== xenon ==
## smm
module smm(input clk, reset,
           input [7:0] readdata,
           output we, 
			  output [15:0] address,
			  output [7:0] writedata);
Size in the first run: ~520 cells after synthesis, roughly 68 flip-flops, roughly 35 I/O pins.
==> flow/config.mk <==
export PLATFORM = sky130hd
export DESIGN_NAME = smm
export DESIGN_NICKNAME = smm
export VERILOG_FILES = /design/flow/design.v
export SDC_FILE = /design/flow/constraint.sdc
export NUM_CORES = 4
export LEC_CHECK = 0
export CAP_MARGIN = 20
export CORE_MARGIN = 2
export CORE_UTILIZATION = 58
export SLEW_MARGIN = 20
==> flow/constraint.sdc <==
create_clock -name core_clock -period 2.65 [get_ports {clk}]
set_input_delay 0.5300 -clock core_clock [delete_from_list [all_inputs] [get_ports {clk}]]
set_output_delay 0.5300 -clock core_clock [all_outputs]
set_load 0.01 [all_outputs]
run.sh (not shown) runs the stock make flow with config.mk's settings and CLKGATE_MAP_FILE=.
xenon: complete, dirty (negative setup slack)
Setup changes, xenon to tundra
# xenon
export LEC_CHECK = 0
export CAP_MARGIN = 20
export CORE_MARGIN = 2
export CORE_UTILIZATION = 58
export SLEW_MARGIN = 20
create_clock -name core_clock -period 2.65 [get_ports {clk}]
# tundra
export LEC_CHECK = 0
export CAP_MARGIN = 20
export CORE_MARGIN = 2
export CORE_UTILIZATION = 69
export CTS_CLUSTER_SIZE = 17
export PLACE_DENSITY = 0.67
export SLEW_MARGIN = 20
create_clock -name core_clock -period 3.34 [get_ports {clk}]
Findings:
- Comparing tundra and xenon, the lower effective utilization at floorplan was measured on xenon.
- What tundra reported for number of buffers inserted by post-CTS setup repair has to be multiplied by 1.5 to get the figure for xenon.
- From xenon to tundra the numbers moved as follows: total die size saw a decrease; die span in x went down about 8%.
- Final HPWL from detailed placement ends up higher on xenon.
- tundra: setup slack at placement higher than xenon
- Taking xenon as 1.0, tundra lands at 0.940 on count of placed standard cells including taps.
- tundra: placed instance area is 5.5% lower than what xenon reported.
- In tundra relative to xenon, y dimension of the die had gone down by a little under 10%.
- tundra: aborted in global routing (tool error)
For quartz, these inputs were changed with respect to tundra:
# tundra
export LEC_CHECK = 0
export CAP_MARGIN = 20
export CORE_MARGIN = 2
export CORE_UTILIZATION = 69
export CTS_CLUSTER_SIZE = 17
export PLACE_DENSITY = 0.67
export SLEW_MARGIN = 20
create_clock -name core_clock -period 3.34 [get_ports {clk}]
# quartz
export LEC_CHECK = 0
export CAP_MARGIN = 20
export CORE_MARGIN = 2
export CORE_UTILIZATION = 40
export PLACE_DENSITY = 0.6
export SLEW_MARGIN = 20
create_clock -name core_clock -period 4.93 [get_ports {clk}]
Notes after the runs:
Of tundra and quartz, the run reporting the higher cell resize tally after clock tree synthesis was tundra. When quartz is measured against tundra, its final estimated routing congestion in global placement turns out 0.13 lower. Higher instance count after placement with tap cells included goes to tundra over quartz. On total cells reported by yosys after synthesis, tundra tracks quartz almost exactly. quartz | status: complete | timing, DRC, antenna: pass. From quartz to tundra, Yosys chip area did not move at all. Changes observed in quartz relative to tundra: starting density of the core has decreased, number of rows in the core area grew by 10, die size +about 70%, number of setup buffers added after CTS went down by 23.

* * *

The RTL this note starts from:
==> flow/design.v <==
module datapath(input clk, reset, weCU, buffIRCU, buffAHCU,
                input buffALCU, buffRCU, srcbmuxCU, adrmuxCU,
			       input [1:0] acmuxCU, pcmuxCU,
			       input [2:0] aluopCU,
			       input [7:0] memdata,
			       output [15:0] address,
			       output [7:0] writedata, instrCU,
			       output zeroCU);
wire [7:0]  adrHout, buffIRout, buffAHout, buffALout, srcbmuxout;
wire [7:0]  acout, acmuxout, rout, buffRout, aluout;
wire [15:0] pcout, pcaddout, mdaout, pcmuxout, adrmuxout;
flopr #(8) IR(clk, reset, buffIRout, instrCU);
flopr #(8) adrH(clk, reset, buffAHout, adrHout);
buff buffIR(clk, reset, memdata, buffIRCU, buffIRout);
buff buffadrH(clk, reset, memdata, buffAHCU, buffAHout);
buff buffadrL(clk, reset, memdata, buffALCU, buffALout);
mux3 #(8) acmux(aluout, memdata, rout, acmuxCU, acmuxout);
flopr #(8) AC(clk, reset, acmuxout, acout);
flopr #(8) R(clk, reset, buffRout, rout);
buff buffR(clk, reset, acout, buffRCU, buffRout);
mux2 #(8) srcbmux(rout, 8'b00000001, srcbmuxCU, srcbmuxout);
alu alu(acout, srcbmuxout, aluopCU, aluout, zeroCU);
flopr #(16) PC(clk, reset, pcmuxout, pcout);
mux3 #(16) pcmux(pcout, pcaddout, {adrHout, buffALout}, pcmuxCU, pcmuxout);
adder pcadder(pcout, 16'b000000000000001, pcaddout);
flopr #(16) MDA(clk, reset, {adrHout, buffALout}, mdaout);
mux2 #(16) addressmux(pcout, mdaout, adrmuxCU, adrmuxout);
assign address = adrmuxout;
assign writedata = aluout;
endmodule
module mux2 # (parameter WIDTH = 8)
(input  [WIDTH-1:0] a0, a1,
 input s,
 output [WIDTH-1:0] y);
  assign y = s ? a1 : a0;
endmodule
module mux3 # (parameter WIDTH = 8)
(input  [WIDTH-1:0] a0, a1, a2,
 input  [1:0] s,
 output [WIDTH-1:0] y);
  assign y = s[1] ? a2 : (s[0] ? a1 : a0); 
endmodule
module flopr # (parameter WIDTH = 8)
(input clk, reset,
 input [WIDTH-1:0] d,
 output reg [WIDTH-1:0] q);
 always @ (posedge clk, posedge reset)
   if (reset) q <= 0;
   else q <= d;
endmodule
module buff(input clk, reset, input[7:0] a, input s, output [7:0] y);
  reg [7:0] q;
  assign y = (s == 1) ? a : q;
  always @ (posedge clk, posedge reset)
    if (reset) q <= 0;
    else q <= y;
endmodule
module adder(input [15:0] a, b, output [15:0] y);
assign y = a + b;
endmodule
module alu (a, b, sel, out, zero);
    input [7:0] a,b;
    input [2:0] sel; 
    output reg [7:0] out;
    output reg zero;
    always @ (*) 
    begin 
        case(sel) 
		      3'b000:   
	begin
		out = a; 
		if (out == 0) zero = 1;  
		else zero = 0; 
          end
            3'b001:   
	begin
		out = a+b;  
		if (out == 0)
		 zero = 1;  
		else
		zero = 0;
          end     
            3'b010:   
	begin
		out = a-b;  
		if (out == 0) zero = 1;  
		else zero = 0;
          end 
            3'b011:   
	begin
		out = 0; 
		zero = 1;
          end
			   3'b100:   
	begin
		out = a & b; 
		if (out == 0)
		 zero = 1;  
		else
		zero = 0;
          end
		     3'b101:   
	begin
		out = a | b; 
		if (out == 0) zero = 1;  
		else zero = 0; 
          end
			  3'b110:   
	begin
		out = a ^ b; 
		if (out == 0) zero = 1;  
		else zero = 0; 
          end		 
			  3'b111:   
	begin
		out = ~a; 
		if (out == 0) zero = 1;  
		else zero = 0; 
          end
        endcase
    end
endmodule
module controller(input clk, reset, zflag, 
                  input [7:0] opcode, 
						output buffIR, buffAH, buffAL, buffR, srcbmux, adrmux, we,
			         output [1:0] pcmux, acmux, 
						output [2:0] aluop);
  maindec md(clk, reset, zflag, opcode, buffAL, buffR, buffIR, buffAH, srcbmux, adrmux, we, pcmux, acmux, aluop);
endmodule
module maindec(input clk, reset, zflag, 
               input [7:0] opcode, 
					output buffAL, buffR, buffIR, buffAH, srcbmux, adrmux, we,
			      output [1:0] pcmux, acmux,
					output [2:0] aluop);
  reg [13:0] controls;
  reg [3:0] state, nextstate;
  assign {buffAL, buffAH, buffIR, acmux, buffR, srcbmux, aluop, pcmux, adrmux, we} = controls;
  parameter fetch = 4'b0000;
  parameter decode = 4'b0001;
  parameter getah = 4'b0010;
  parameter getal = 4'b0011;
  parameter loaddata = 4'b0100;
  parameter storedata = 4'b0101;
  parameter jumpinstr = 4'b0110;
  parameter alu = 4'b0111;
  parameter r_to_ac = 4'b1000;
  parameter ac_to_r = 4'b1001;
  parameter ahfetch = 4'b1010;
  parameter pcinc = 4'b1011;
  parameter NOP = 8'h00;
  parameter LDAC = 8'h01;
  parameter STAC = 8'h02;
  parameter MVAC = 8'h03;
  parameter MOVR = 8'h04;
  parameter JUMP = 8'h05;
  parameter JMPZ = 8'h06;
  parameter JPNZ = 8'h07;
  parameter ADD = 8'h08;
  parameter SUB = 8'h09;
  parameter INAC = 8'h0A;
  parameter CLAC = 8'h0B;
  parameter AND = 8'h0C;
  parameter OR = 8'h0D;
  parameter XOR = 8'h0E;
  parameter NOT = 8'h0F;
  always @(posedge clk, posedge reset)
    if (reset)  state <= fetch;
	 else        state <= nextstate;
  always @(*)
  begin  
    case(state)
	   fetch: nextstate <= decode;
		decode: case(opcode)
		          NOP: nextstate <= pcinc;
					 LDAC: nextstate <= ahfetch;
					 STAC: nextstate <= ahfetch;
					 MVAC: nextstate <= ac_to_r;
					 MOVR: nextstate <= r_to_ac;
					 JUMP: nextstate <= ahfetch;
					 JMPZ: nextstate <= ahfetch;
					 JPNZ: nextstate <= ahfetch;
					 default: nextstate <= alu;
				 endcase
		 getah: nextstate <= getal;
		 getal: if (opcode == STAC)      nextstate <= storedata;
		        else if (opcode == LDAC) nextstate <= loaddata;
				  else if ((opcode == JMPZ) & ~zflag) nextstate <= pcinc;
				  else if ((opcode == JPNZ) & zflag)  nextstate <= pcinc;
				  else                     nextstate <= jumpinstr;
		 jumpinstr: nextstate <= fetch;
		 storedata: nextstate <= fetch;
		 loaddata: nextstate <= fetch;
		 ac_to_r: nextstate <= fetch;
		 r_to_ac: nextstate <= fetch;
		 alu: nextstate <= fetch;
		 ahfetch: nextstate <= getah;
		 pcinc: nextstate <= fetch;
		 default: nextstate <= fetch;
	 endcase
  end
  always @(*)
  begin
    case(state)
	   fetch: controls <= 14'b00100000000000;
		decode: controls <= 14'b00000000000000;
		getah: controls <= 14'b01000000000100;
		getal: controls <= 14'b10000000000000;
		storedata: controls <= 14'b00000000000111;
		loaddata: controls <=  14'b00001000000110;
		ac_to_r: controls <= 14'b00000100000100;
		r_to_ac: controls <= 14'b00010000000100;
		jumpinstr: controls <= 14'b00000000001010;
		ahfetch: controls <= 14'b00000000000100;
		pcinc: controls <= 14'b00000000000100;
		alu:
		begin
		  case(opcode)
		    ADD: controls <= 14'b00000000010100;
			 SUB: controls <= 14'b00000000100100;
			 INAC: controls <= 14'b00000010010100;
			 CLAC: controls <= 14'b00000000110100;
			 AND: controls <= 14'b00000001000100;
			 OR: controls <= 14'b00000001010100;
			 XOR: controls <= 14'b00000001100100;
			 NOT: controls <= 14'b00000001110100;
			 default: controls <= 14'b00000000000000;
		  endcase
		end
		default: controls <= 14'b00000000000000;
    endcase
  end
endmodule
module smm(input clk, reset,
           input [7:0] readdata,
           output we, 
			  output [15:0] address,
			  output [7:0] writedata);
wire buffR, buffIR, buffAH, mdamux, buffAL, adrmux, srcbmux;
wire [1:0] pcmux, acmux;
wire [2:0] aluop;
wire [15:0] addr;
wire [7:0] wdata, instr;
wire zero;
datapath dp(clk, reset, we, buffIR, buffAH, buffAL, buffR, srcbmux, adrmux, acmux, pcmux, aluop, readdata, addr, wdata, instr, zero);
controller cu(clk, reset, zero, instr, buffIR, buffAH, buffAL, buffR, srcbmux, adrmux, we, pcmux, acmux, aluop);
assign writedata = wdata;
assign address = addr;
endmodule
clock: 5.0 ns
lec_check: 0
cap_margin: 20
cell_pad_in_sites_detail_placement: 2
cell_pad_in_sites_global_placement: 0
core_margin: 2
core_utilization: 28
cts_cluster_diameter: 160
max_routing_layer: met4
min_routing_layer: met2
place_density_lb_addon: 0.28
setup_slack_margin: 1.35
slew_margin: 15
Rerun with:
Settings changed: CAP_MARGIN 20 to 25, CELL_PAD_IN_SITES_DETAIL_PLACEMENT 2 to 1, MAX_ROUTING_LAYER met4 to met5, PLACE_DENSITY set to 0.47, PLACE_DENSITY_LB_ADDON 0.28 to unset, TNS_END_PERCENT set to 50.
Result: Design area went up by 7.2%. Count of clock-buffer cells in the layout decreases by 3. Die size does not change. Global-route usage drops by 3.6 points. Combinational power goes up by 8.7%.
Rerun with:
Settings changed: CAP_MARGIN 25 to 20, CELL_PAD_IN_SITES_DETAIL_PLACEMENT 1 to 2, CELL_PAD_IN_SITES_GLOBAL_PLACEMENT 0 to unset, CORE_UTILIZATION 28 to 56, CTS_CLUSTER_DIAMETER 160 to unset, MAX_ROUTING_LAYER met5 to unset, PLACE_DENSITY 0.47 to unset, PLACE_DENSITY_LB_ADDON set to 0.28, SETUP_SLACK_MARGIN 1.35 to unset, TNS_END_PERCENT 50 to unset.
Result: With this change the flow died in detailed placement with DPL-0033; die area shrinks by 49%; synthesized cell count stays the same; area after synthesis does not change.
Rerun with:
Settings changed: ABC_AREA set to 1, CELL_PAD_IN_SITES_DETAIL_PLACEMENT 2 to unset, CORE_MARGIN 2 to 9, CORE_UTILIZATION 56 to 52, CTS_CLUSTER_DIAMETER set to 389, CTS_CLUSTER_SIZE set to 98, MAX_ROUTING_LAYER set to met4, MIN_ROUTING_LAYER met2 to unset, PLACE_DENSITY set to 0.8, PLACE_DENSITY_LB_ADDON 0.28 to unset, SLEW_MARGIN 15 to 20, TNS_END_PERCENT set to 40.
Result:
- The changed run completed with no timing, DRC or antenna violations
- die size is higher by 44%
- area after synthesis is higher by 3.5%
- synthesized cell count grows by 35%
Rerun with:
Settings changed: ABC_AREA 1 to unset, CAP_MARGIN 20 to 35, CORE_MARGIN 9 to 2, CTS_CLUSTER_DIAMETER 389 to 232, CTS_CLUSTER_SIZE 98 to 100, MAX_ROUTING_LAYER met4 to unset, PLACE_DENSITY 0.8 to 0.86, SETUP_SLACK_MARGIN set to -0.5, TNS_END_PERCENT 40 to 10.
This time the run finished but failed the layout checks on setup timing.
Global-route usage went up by 7.4 points.
Wire length went up by 3.0%.
Combinational power went up by 18%.
Power went up by 15%.
Clock-buffer cell count went down by 4.
Sequential share of layout area went down by 0.26 points.
Utilization went up by 1.7 points.

* * *

Starts from the design.v that is shown in full above.
export LEC_CHECK = 0
export CAP_MARGIN = 20
export CORE_MARGIN = 2
export CORE_UTILIZATION = 40
export PLACE_DENSITY = 0.6
export SLEW_MARGIN = 20
create_clock -name core_clock -period 5.0 [get_ports {clk}]
The baseline completed without violations.
Next try:
--- a/flow/config.mk
+++ b/flow/config.mk
@@ -9,4 +9,8 @@
 export CORE_MARGIN = 2
-export CORE_UTILIZATION = 40
-export PLACE_DENSITY = 0.6
+export CORE_UTILIZATION = 52
+export CTS_CLUSTER_DIAMETER = 232
+export CTS_CLUSTER_SIZE = 100
+export PLACE_DENSITY = 0.82
+export SETUP_SLACK_MARGIN = -0.5
 export SLEW_MARGIN = 20
+export TNS_END_PERCENT = 10
With this change the flow produced a layout that fails on setup timing.
Synthesized cell count is unchanged.
Global-route usage is higher by 6.2 points.
Setup slack loses 0.21 ns.
Design area came out lower by a few percent.
Next try:
==> flow/config.mk (replaced) <==
export PLATFORM = sky130hd
export DESIGN_NAME = smm
export DESIGN_NICKNAME = smm
export VERILOG_FILES = /design/flow/design.v
export SDC_FILE = /design/flow/constraint.sdc
export NUM_CORES = 4
export LEC_CHECK = 0
export ABC_AREA = 1
export CAP_MARGIN = 40
export CORE_ASPECT_RATIO = 0.5
export CORE_MARGIN = 9
export CORE_UTILIZATION = 58
export CTS_CLUSTER_DIAMETER = 389
export CTS_CLUSTER_SIZE = 98
export MAX_ROUTING_LAYER = met4
export PLACE_DENSITY = 0.41
export SLEW_MARGIN = 5
export TNS_END_PERCENT = 40
Now the flow finished clean.
Synthesized area grows by 3.5%.
Fmax grows by 9.5%.
Routed wire length shrinks by about 2.2%.
Power shrinks by about 2.5%.
Sequential cell count stays the same.
Next try:
==> flow/config.mk (replaced) <==
export PLATFORM = sky130hd
export DESIGN_NAME = smm
export DESIGN_NICKNAME = smm
export VERILOG_FILES = /design/flow/design.v
export SDC_FILE = /design/flow/constraint.sdc
export NUM_CORES = 4
export LEC_CHECK = 0
export CAP_MARGIN = 20
export CORE_MARGIN = 9
export CORE_UTILIZATION = 52
export CTS_CLUSTER_DIAMETER = 232
export CTS_CLUSTER_SIZE = 98
export PLACE_DENSITY = 0.37
export SLEW_MARGIN = 20
export TNS_END_PERCENT = 10
=>
- hold slack improves by 0.0070 ns
- area after synthesis drops by a few percent
- sequential power stays flat
- clock power drops by about a fifth
- power climbs by a little under a tenth
- worst setup slack degrades by 0.13 ns
- routed wire length climbs by roughly a tenth
- sequential share of layout area climbs by 0.57 points
Next try:
==> flow/config.mk (replaced) <==
export PLATFORM = sky130hd
export DESIGN_NAME = smm
export DESIGN_NICKNAME = smm
export VERILOG_FILES = /design/flow/design.v
export SDC_FILE = /design/flow/constraint.sdc
export NUM_CORES = 4
export LEC_CHECK = 0
export CAP_MARGIN = 20
export CELL_PAD_IN_SITES_DETAIL_PLACEMENT = 2
export CORE_MARGIN = 2
export CORE_UTILIZATION = 56
export MIN_ROUTING_LAYER = met2
export SLEW_MARGIN = 20
Now the flow died in detailed placement with DPL-0033.
Die size goes down by 28%.
Synthesized area is unchanged.
Synthesized cell count does not change.
No activity file was given, so power comes from the tool's default toggle rates.
